==> exp/pepper <==
## Classic_Pong_Top
module Classic_Pong_Top (
    input clk_i,
    input rst_i,
    input UART_RX_i,
    input sw1_i,
    input sw2_i,
    input sw3_i,
    input sw4_i,
    output VGA_Hsync_o,
    output VGA_Vsync_o,
    output VGA_Red_0_o,
    output VGA_Red_1_o,
    output VGA_Red_2_o,
    output VGA_Grn_0_o,
    output VGA_Grn_1_o,
    output VGA_Grn_2_o,
    output VGA_Blu_0_o,
    output VGA_Blu_1_o,
    output VGA_Blu_2_o
);
Settings: LEC_CHECK=0, CAP_MARGIN=15, CORE_MARGIN=2, CORE_UTILIZATION=72, CTS_CLUSTER_DIAMETER=363, CTS_CLUSTER_SIZE=25, PLACE_DENSITY_LB_ADDON=0.0, SETUP_SLACK_MARGIN=4.37, SLEW_MARGIN=20; clock period 14.7 ns.
run.sh (not shown) runs the stock make flow with config.mk's settings and CLKGATE_MAP_FILE=.
==> inputs of exp/garnet, as changes to exp/pepper <==
- CAP_MARGIN: 15 -> 20
- CORE_UTILIZATION: 72 -> 66
- CTS_CLUSTER_DIAMETER: 363 -> default
- CTS_CLUSTER_SIZE: 25 -> default
- PLACE_DENSITY_LB_ADDON: 0.0 -> default
- SETUP_SLACK_MARGIN: 4.37 -> default
==> flow/constraint.sdc (replaced) <==
create_clock -name core_clock -period 10.7 [get_ports {clk_i}]
set_input_delay 2.1400 -clock core_clock [delete_from_list [all_inputs] [get_ports {clk_i}]]
set_output_delay 2.1400 -clock core_clock [all_outputs]
set_load 0.01 [all_outputs]
==> results <==
Against exp/garnet, the register-to-register slack of exp/pepper is better by 3.8 ns.
Against exp/pepper, the worst setup slack of exp/garnet is lower by 2.9 ns.
Against exp/garnet, the clock-buffer cell count of exp/pepper is lower by 35.
In sequential cell count, exp/garnet and exp/pepper do not differ.
In via count, exp/pepper and exp/garnet hardly differ.
Between exp/garnet and exp/pepper, the lower hold slack is in exp/garnet (gap 0.013 ns).
Between exp/pepper and exp/garnet, the lower final cell count is in exp/pepper (gap about 4%, measured against exp/garnet).
==> figures <==
                                                                                exp/garnet                           exp/pepper
M2 GR Usage                                                                          0.414                                0.455
Sequential-cell power consumption                                                  1.17 mW                             0.851 mW
Worst reg2reg setup slack                                                          7.16 ns                             11.00 ns
Combinational Power Share                                                            0.018                                0.022
Initial DRC count                                                                      740                                  780
Met2 layer wire length in the routed design                                       14300 um                             14900 um
Result of the run                                                           finished clean                       finished clean
Clock network share of area                                                         0.0660                               0.0263
M1 GR Usage                                                                          0.328                                0.353
Launch point of the worst reg-to-reg path              Pong_Top_Inst.Ball_Inst.Ball_X_o[4]  Pong_Top_Inst.Ball_Inst.Ball_Y_o[4]
CTS H-tree lvls                                                                          2                                    1
Crit path setup slack, layout                                                      6.98 ns                              9.91 ns
Nets                                                                                  1970                                 1949
CTS clock-pin slew for the worst setup and hold paths                              0.06 ns                              0.10 ns
Final instance count without filler cells                                             2208                                 2117
Critical Path End Type                                                          output pin                                 flop


==> run a <==
Classic_Pong_Top again, from the RTL that the note above started with.
clock: 9.01 ns
lec_check: 0
cap_margin: 20
cell_pad_in_sites_global_placement: 2
core_aspect_ratio: 0.61
core_margin: 2
core_utilization: 20
cts_cluster_diameter: 147
cts_cluster_size: 19
gpl_routability_driven: 0
max_routing_layer: met4
place_density: 0.6
setup_slack_margin: 0.87
slew_margin: 20
==> run b (differences from run a) <==
- ABC_AREA: default -> 1
==> summary of the runs <==
Flip-flop count is the same in run b and run a. Utilization is about the same in run a and run b. In run a the fmax is smaller than in run b, by 4.4%. Against run b, the via count of run a is lower by 22%. Against run b, the total power of run a is lower by about 1.4%. Against run b, the critical path depth of run a is higher by 12. In run a the register-to-register slack is worse than in run b, by 0.31 ns. Of run b and run a, run a has the higher non-clock buffer count (gap 5). Of run a and run b, run b has the higher combinational power (gap about 11%, measured against run b). Between run b and run a, the lower design area is in run a (gap 11%, measured against run a).
==> figures <==
Outcome: run b no timing/DRC/antenna violations; run a no timing/DRC/antenna violations
Adder and majority cell fraction of the synthesized area: run b 7.52%; run a 8.45%
Overall power: run b 2.39 mW; run a 2.36 mW
Number of nets at floorplan: run b 2662; run a 1968
Origin of the critical flop-to-flop path: run b Pong_Top_Inst.Ball_Inst.Ball_Y_o[4]$_SDFFE_PP0N_; run a Pong_Top_Inst.Ball_Inst.Ball_Y_o[3]$_SDFFE_PP1N_
Number of stages on the worst setup path: run b 1; run a 13
Post-synthesis xor/xnor area fraction: run b 3.97%; run a 12.9%
Ao+oa area frac: run b 10.6%; run a 9.33%
Power drawn by the clock network: run b 0.945 mW; run a 0.918 mW
Peak supply drop: run b 0.0856 mV; run a 0.104 mV
Via total after detailed routing: run b 15800; run a 12400
Total leakage power: run b 7.31 nW; run a 6.34 nW
Relative contribution of the clock network to total power: run b 39.5%; run a 38.9%
Clock latency on the worst-skew pair: run b 0.56 ns; run a 0.58 ns
Critical-path cell with the highest stage delay: run b clkdlybuf4s50_1; run a dfxtp_1
Comb. pwr: run b 0.0593 mW; run a 0.0527 mW
Multi-input gate share of total cell area: run b 50.7%; run a 51.7%
Kind of end point of the critical path: run b output port; run a flip-flop
Fill cell total of the finished layout: run b 9832; run a 8712
Actual slew at the worst max-slew pin: run b 0.804 ns; run a 0.880 ns
Required time reported for the critical path endpoint: run b 7.21 ns; run a 9.52 ns
Power figures rest on the tool's default switching activity, not on a simulated workload.
